run 1:
==> flow/design.v (excerpt) <==
module SystolicCore(
	input clk,
	input rst,
	input start,
	input mode_conv_mm,
	input isac,
	input isrelu,
	input isbn,
	input [22:0] dfsm_config,
	input all_data_rdy,
	input pe_config_1_1,
	input pe_config_1_2,
	input pe_config_1_3,
	input pe_config_2_1,
	input pe_config_2_2,
	input pe_config_2_3,
	input [7:0] data_horz_1_1,
	input [7:0] data_horz_1_2,
	input [7:0] data_horz_1_3,
	input [7:0] data_horz_2_1,
	input [7:0] data_horz_2_2,
	input [7:0] data_horz_2_3,
	input [7:0] data_obli_1,
	input [7:0] data_obli_2,
	input [7:0] data_obli_3,
	input [7:0] data_obli_4,
	input [7:0] data_obli_5,
	input [7:0] data_obli_6,
	input [15:0] data_bn_1,
	input [15:0] data_bn_2,
	input data_bn_en,
	output data_preread,
	output [7:0] dout_1_1,
	output [7:0] dout_1_2,
	output [7:0] dout_1_3,
	output [7:0] dout_1_4,
	output [7:0] dout_2_1,
	output [7:0] dout_2_2,
	output [7:0] dout_2_3,
	output [7:0] dout_2_4,
	output dout_en_1_1,
	output dout_en_1_2,
	output dout_en_1_3,
	output dout_en_1_4,
	output dout_en_2_1,
	output dout_en_2_2,
	output dout_en_2_3,
	output dout_en_2_4
);
Size: roughly 97000 um2 of cells after synthesis.
make LEC_CHECK=0 CAP_MARGIN=0 CELL_PAD_IN_SITES_DETAIL_PLACEMENT=1 CELL_PAD_IN_SITES_GLOBAL_PLACEMENT=1 CORE_MARGIN=4 CORE_UTILIZATION=15 CTS_CLUSTER_DIAMETER=66 CTS_CLUSTER_SIZE=10 GPL_TIMING_DRIVEN=1 PLACE_DENSITY_LB_ADDON=0.12 SETUP_SLACK_MARGIN=0.9 SLEW_MARGIN=10 finish   # period 7.7 ns
run.sh (not shown) runs the stock make flow with config.mk's settings and CLKGATE_MAP_FILE=.
Run 1: complete, dirty (setup timing)
What run 2 does differently from run 1 at the input level:
Settings: CTS_CLUSTER_DIAMETER no longer set, was 66; GPL_TIMING_DRIVEN no longer set, was 1; CAP_MARGIN now 20, was 0; CTS_CLUSTER_SIZE no longer set, was 10; CORE_MARGIN now 2, was 4; CELL_PAD_IN_SITES_GLOBAL_PLACEMENT no longer set, was 1; SLEW_MARGIN now 20, was 10; CELL_PAD_IN_SITES_DETAIL_PLACEMENT no longer set, was 1; SETUP_SLACK_MARGIN no longer set, was 0.9; CORE_UTILIZATION now 45, was 15; PLACE_DENSITY_LB_ADDON no longer set, was 0.12; PLACE_DENSITY now 0.6, previously not set; the clock period (ns, I/O delays scaled along) now 8.08, was 7.7.
Ran to the end and failed final checks on setup timing: run 2. Comparing run 2 with run 1, the area occupied by registers came out essentially unchanged. Run 2 ends up with a non-clock buffer total of the final layout that is 15% lower than in run 1. Diff run 1 -> run 2: total met2 wirelength after detailed routing has decreased; maximum count of clock buffers along a single path down 1; number of global-route vias before repair fell about 7%. Run 2 reports a lower switching power than run 1 does. Run 2 ended with less final area than run 1. The worst setup path endpoint comes out dout_2_3[4] in one run and dout_1_2[4] in the other, namely in run 1 and run 2 respectively. Run 2 ended up with a lower initial antenna violation count than run 1 did.
Changes in run 3 relative to run 2:
Settings: a deleted PLACE_DENSITY that had been 0.6; an added SETUP_SLACK_MARGIN of 1.93; a change of CORE_UTILIZATION from 45 to 58; a change of the clock period (ns, I/O delays scaled along) from 8.08 to 8.44.
- Run 3 vs. run 2: post-route total power -about 4.4%; count of clock buffers in the final design went down; power per cell area fell about 3.6%; area growth from synthesis to layout now sits lower.
- Diff run 3 and run 2: worst voltage drop across the vdd grid lower in run 3
- For the share of the final layout cell area in sequential cells, run 3 came in 0.23 points higher than run 2 did.
- On setup slack after layout, run 3 does better than run 2.
- [run 3] relative slew slack rose 5.9 points relative to run 2
- Run 2 ended up with more cell instances than run 3 did.
- Total routed wirelength of run 3 falls short of that of run 2 slightly.
- None of the runs run 3 and run 2 ends with a clean layout.
- Run 3 finished all stages; however, its layout fails the closing checks, the failures being setup timing.
- Final checks on run 2, whose flow otherwise completed, came back failing, citing setup timing.
- In the flow results for run 3 and run 2, the vertical die size is smaller on run 3.
For run 4, these inputs were changed with respect to run 3:
Settings: PLACE_DENSITY: unset -> 0.6; SETUP_SLACK_MARGIN: 1.93 -> 3.41; CORE_UTILIZATION: 58 -> 45; the clock period (ns, I/O delays scaled along): 8.44 -> 11.8.
Results
Run 4: flow completed, timing, DRC and antenna clean
Die extent in x | run 4 above run 3
Between run 3 and run 4, the fraction of area in multi-input gates is higher for run 4.
Diff run 3 -> run 4 | final design area excluding fillers | down slightly
Re detailed-route via count: run 4 is 1192 down on run 3.
Run 4 vs run 3 — share of the core filled with cells dropped 15 points.
Taking run 3 as the reference, in run 4 global-route wire length before repair has increased; global-route met3 utilization has decreased; worst setup slack has increased; tap cell count has increased.
From run 3 to run 4, instance count of the mapped netlist did not move at all.
Summary: with run 3 as the reference, die extent in y in run 4 moved up by more than 10%.
### run 4 -> run 5
Settings: PLACE_DENSITY removed (was 0.6); CORE_UTILIZATION changed from 45 to 65; SETUP_SLACK_MARGIN removed (was 3.41); the clock period (ns, I/O delays scaled along) changed from 11.8 to 6.14.
==> comparison <==
- [run 5] flow finished | final checks: failed | reasons: setup timing
- Of the two values seen for critical path capture point, dout_2_3[1] was produced by run 4 and dout_1_4[0] by run 5.
- Of run 5 and run 4, the lower count of plain and timing-repair buffers in the layout belongs to run 4.
- Run 5 against run 4; power in sequential cells is up by more than half.
- The final reports for run 5 and run 4 show actual slew at the worst max-slew pin lower in the former.
- Re delay of the slowest cell on the worst path: run 5 and run 4 aren't equal, and the lower value belongs to run 4.
- Summary of run 5 over run 4: total via count in the routed design +2610; final critical-path share of the clock period +46 points; total wire length after detailed routing -2.0 mm.

Setup of job 2573:
SystolicCore again, from the RTL that the note above started with.
==> flow/design.v (excerpt) <==
module SystolicCore(
	input clk,
	input rst,
	input start,
	input mode_conv_mm,
	input isac,
	input isrelu,
	input isbn,
	input [22:0] dfsm_config,
	input all_data_rdy,
	input pe_config_1_1,
	input pe_config_1_2,
	input pe_config_1_3,
	input pe_config_2_1,
	input pe_config_2_2,
	input pe_config_2_3,
	input [7:0] data_horz_1_1,
	input [7:0] data_horz_1_2,
	input [7:0] data_horz_1_3,
	input [7:0] data_horz_2_1,
	input [7:0] data_horz_2_2,
	input [7:0] data_horz_2_3,
	input [7:0] data_obli_1,
	input [7:0] data_obli_2,
	input [7:0] data_obli_3,
	input [7:0] data_obli_4,
	input [7:0] data_obli_5,
	input [7:0] data_obli_6,
	input [15:0] data_bn_1,
	input [15:0] data_bn_2,
	input data_bn_en,
	output data_preread,
	output [7:0] dout_1_1,
	output [7:0] dout_1_2,
	output [7:0] dout_1_3,
	output [7:0] dout_1_4,
	output [7:0] dout_2_1,
	output [7:0] dout_2_2,
	output [7:0] dout_2_3,
	output [7:0] dout_2_4,
	output dout_en_1_1,
	output dout_en_1_2,
	output dout_en_1_3,
	output dout_en_1_4,
	output dout_en_2_1,
	output dout_en_2_2,
	output dout_en_2_3,
	output dout_en_2_4
);
	parameter nCols = 4;
	parameter nRows = 3;
	parameter iWidth = 8;
	parameter oWidth = 8;
	parameter DFSM_MAX_nPERIOD = 512;
	parameter DFSM_MAX_nLMAC = 3072;
	parameter DFSM_MAX_nSHFT = 3;
	logic A_1, A_2, A_3, A_4;
	logic B_1, B_2, B_3, B_4;
	logic C_1, C_2, C_3, C_4;
	logic D_1, D_2, D_3, D_4;
	logic E_1, E_2, E_3, E_4;
	logic F_1, F_2, F_3, F_4;
	logic G_1, G_2, G_3, G_4;
	logic H_1, H_2, H_3, H_4;
	logic dfsm_data_en_1, dfsm_data_en_2, dfsm_data_en_3, dfsm_data_en_4;
	logic start_bypass_1, start_bypass_2, start_bypass_3, start_bypass_4;
  ...
export LEC_CHECK = 0
export CAP_MARGIN = 30
export CORE_MARGIN = 2
export CORE_UTILIZATION = 26
export GPL_ROUTABILITY_DRIVEN = 0
export HOLD_SLACK_MARGIN = 0.29
export SETUP_SLACK_MARGIN = 2.07
export SLEW_MARGIN = 20
create_clock -name core_clock -period 12.9 [get_ports {clk}]
Input changes introduced in job 9354 (baseline for comparison: job 2573):
--- a/flow/config.mk
+++ b/flow/config.mk
@@ -8 +8 @@
-export CAP_MARGIN = 30
+export CAP_MARGIN = 20
@@ -10 +10 @@
-export CORE_UTILIZATION = 26
+export CORE_UTILIZATION = 45
@@ -12,2 +12 @@
-export HOLD_SLACK_MARGIN = 0.29
-export SETUP_SLACK_MARGIN = 2.07
+export PLACE_DENSITY = 0.6
@@ -14,0 +14 @@
+export TNS_END_PERCENT = 30
==> flow/constraint.sdc <==
create_clock -name core_clock -period 12.0 [get_ports {clk}]
set_input_delay 2.4000 -clock core_clock [delete_from_list [all_inputs] [get_ports {clk}]]
set_output_delay 2.4000 -clock core_clock [all_outputs]
set_load 0.01 [all_outputs]
Findings:
- | clock distribution power | higher: job 9354 |
- [diff] maximum vdd drop, job 9354 relative to job 2573: regression
- Net switching share of the total power: job 9354 higher than job 2573
## Diff of input files: job 9775 against job 9354
--- a/flow/config.mk
+++ b/flow/config.mk
@@ -10,2 +10 @@
-export CORE_UTILIZATION = 45
-export GPL_ROUTABILITY_DRIVEN = 0
+export CORE_UTILIZATION = 70
@@ -14 +12,0 @@
-export TNS_END_PERCENT = 30
==> flow/constraint.sdc <==
create_clock -name core_clock -period 9.83 [get_ports {clk}]
set_input_delay 1.9660 -clock core_clock [delete_from_list [all_inputs] [get_ports {clk}]]
set_output_delay 1.9660 -clock core_clock [all_outputs]
set_load 0.01 [all_outputs]
### Flow results
Job 9775: flow complete, layout not clean; failing: setup timing. Every stage of the flow completed for job 9354, and the final layout passed the timing, DRC and antenna checks. Relative to job 9354, number of antenna repair diodes has increased by 6 in job 9775. The higher non-clock buffer count came out of job 9775. Job 9775 against job 9354; power is up by more than 10%. Changes observed in job 9775 relative to job 9354: non-filler instance count after layout decreased by about 5.4% relative to the old numbers, maximum number of pins on one net before global-route repair went up about 6%. Where worst setup slack is concerned, job 9354 is better than job 9775. Compared with job 9354, in job 9775 total non-filler cell area in the finished layout now larger; measured slew at the worst slew-check pin now larger.
Relative to job 9775, the following input files were edited for job 6605:
--- a/flow/config.mk
+++ b/flow/config.mk
@@ -10 +10 @@
-export CORE_UTILIZATION = 70
+export CORE_UTILIZATION = 33
==> flow/constraint.sdc <==
create_clock -name core_clock -period 11.8 [get_ports {clk}]
set_input_delay 2.3600 -clock core_clock [delete_from_list [all_inputs] [get_ports {clk}]]
set_output_delay 2.3600 -clock core_clock [all_outputs]
set_load 0.01 [all_outputs]
- Final checks on job 9775, whose flow otherwise completed, came back failing, citing setup timing.
- Job 6605 reached the end of the flow, and the finished layout is clean on the timing, DRC and antenna checks.
- | worst hold slack after final layout | job 6605 vs job 9775 | worse |
- Run comparison: job 6605 destination of the critical timing path dout_1_4[7]; job 9775 destination of the critical timing path dout_2_3[2]
- Going from job 9775 to job 6605, count of routing violations after the opening detailed-route iteration shrinks by 1469.
- The higher largest stage delay on the critical path came out of job 6605.
- Job 6605 vs. job 9775: critical path depth lost about 3.7%; design area neither gained nor lost much; number of sinks handled by clock tree synthesis neither gained nor lost much; final design utilization lost 42 points; routed wire length shows an increase of 1.1%.
- When job 6605 is set beside job 9775, its via count turns out to be 4165 smaller.
- On growth of design area from synthesis to finish, job 6605 and job 9775 are basically level.
- Final cycle utilization of the critical path: lower on job 6605
Here is what was changed in the inputs of job 2367 compared with job 6605.
--- a/flow/config.mk
+++ b/flow/config.mk
@@ -7,0 +8 @@
+export ABC_AREA = 1
@@ -10,2 +11,2 @@
-export CORE_UTILIZATION = 33
-export PLACE_DENSITY = 0.6
+export CORE_UTILIZATION = 59
+export PLACE_DENSITY = 0.37
==> flow/constraint.sdc <==
create_clock -name core_clock -period 5.74 [get_ports {clk}]
set_input_delay 1.1480 -clock core_clock [delete_from_list [all_inputs] [get_ports {clk}]]
set_output_delay 1.1480 -clock core_clock [all_outputs]
set_load 0.01 [all_outputs]
Notes after the runs:
From the logs: job 2367 reached the end of the flow and failed the layout checks with setup timing. The number of distinct library cells after synthesis reported for job 2367 is smaller than that of job 6605 by about 34%. Run comparison: job 6605 worst setup path endpoint dout_1_4[7]; job 2367 worst setup path endpoint dout_2_1[2]. The starting density of the core of job 2367 is higher than that of job 6605. Relative to job 6605, layout-stage area growth over the synthesis result has gone up in job 2367. Comparing job 2367 and job 6605, the higher met3 wirelength from detailed routing was measured on job 2367. Compared with job 6605, in job 2367 power in the clock group now larger; mux share of post-synthesis cell area lower; multi-input gate count rose by 1378.
Edits applied to the flow inputs when going from job 2367 to job 1158:
--- a/flow/config.mk
+++ b/flow/config.mk
@@ -8 +7,0 @@
-export ABC_AREA = 1
@@ -11,2 +10,2 @@
-export CORE_UTILIZATION = 59
-export PLACE_DENSITY = 0.37
+export CORE_UTILIZATION = 45
+export PLACE_DENSITY = 0.6
==> flow/constraint.sdc <==
create_clock -name core_clock -period 12.0 [get_ports {clk}]
set_input_delay 2.4000 -clock core_clock [delete_from_list [all_inputs] [get_ports {clk}]]
set_output_delay 2.4000 -clock core_clock [all_outputs]
set_load 0.01 [all_outputs]
==> comparison <==
Job 1158 finished every step from synthesis to the final layout, and the layout passed the timing, DRC and antenna checks.
Diff job 2367 -> job 1158: clock skew after layout lower; met1 usage -9.3 points; number of ordinary and repair buffers in the finished layout went down by 77%; fraction of area in multi-input gates shows an increase of 6.1 points.
The die of job 1158 is larger than the one used in job 2367.
Compared with job 2367, job 1158 shows a total stage count of the critical path that is 20 lower.
Power is estimated from default activity; no workload was simulated.
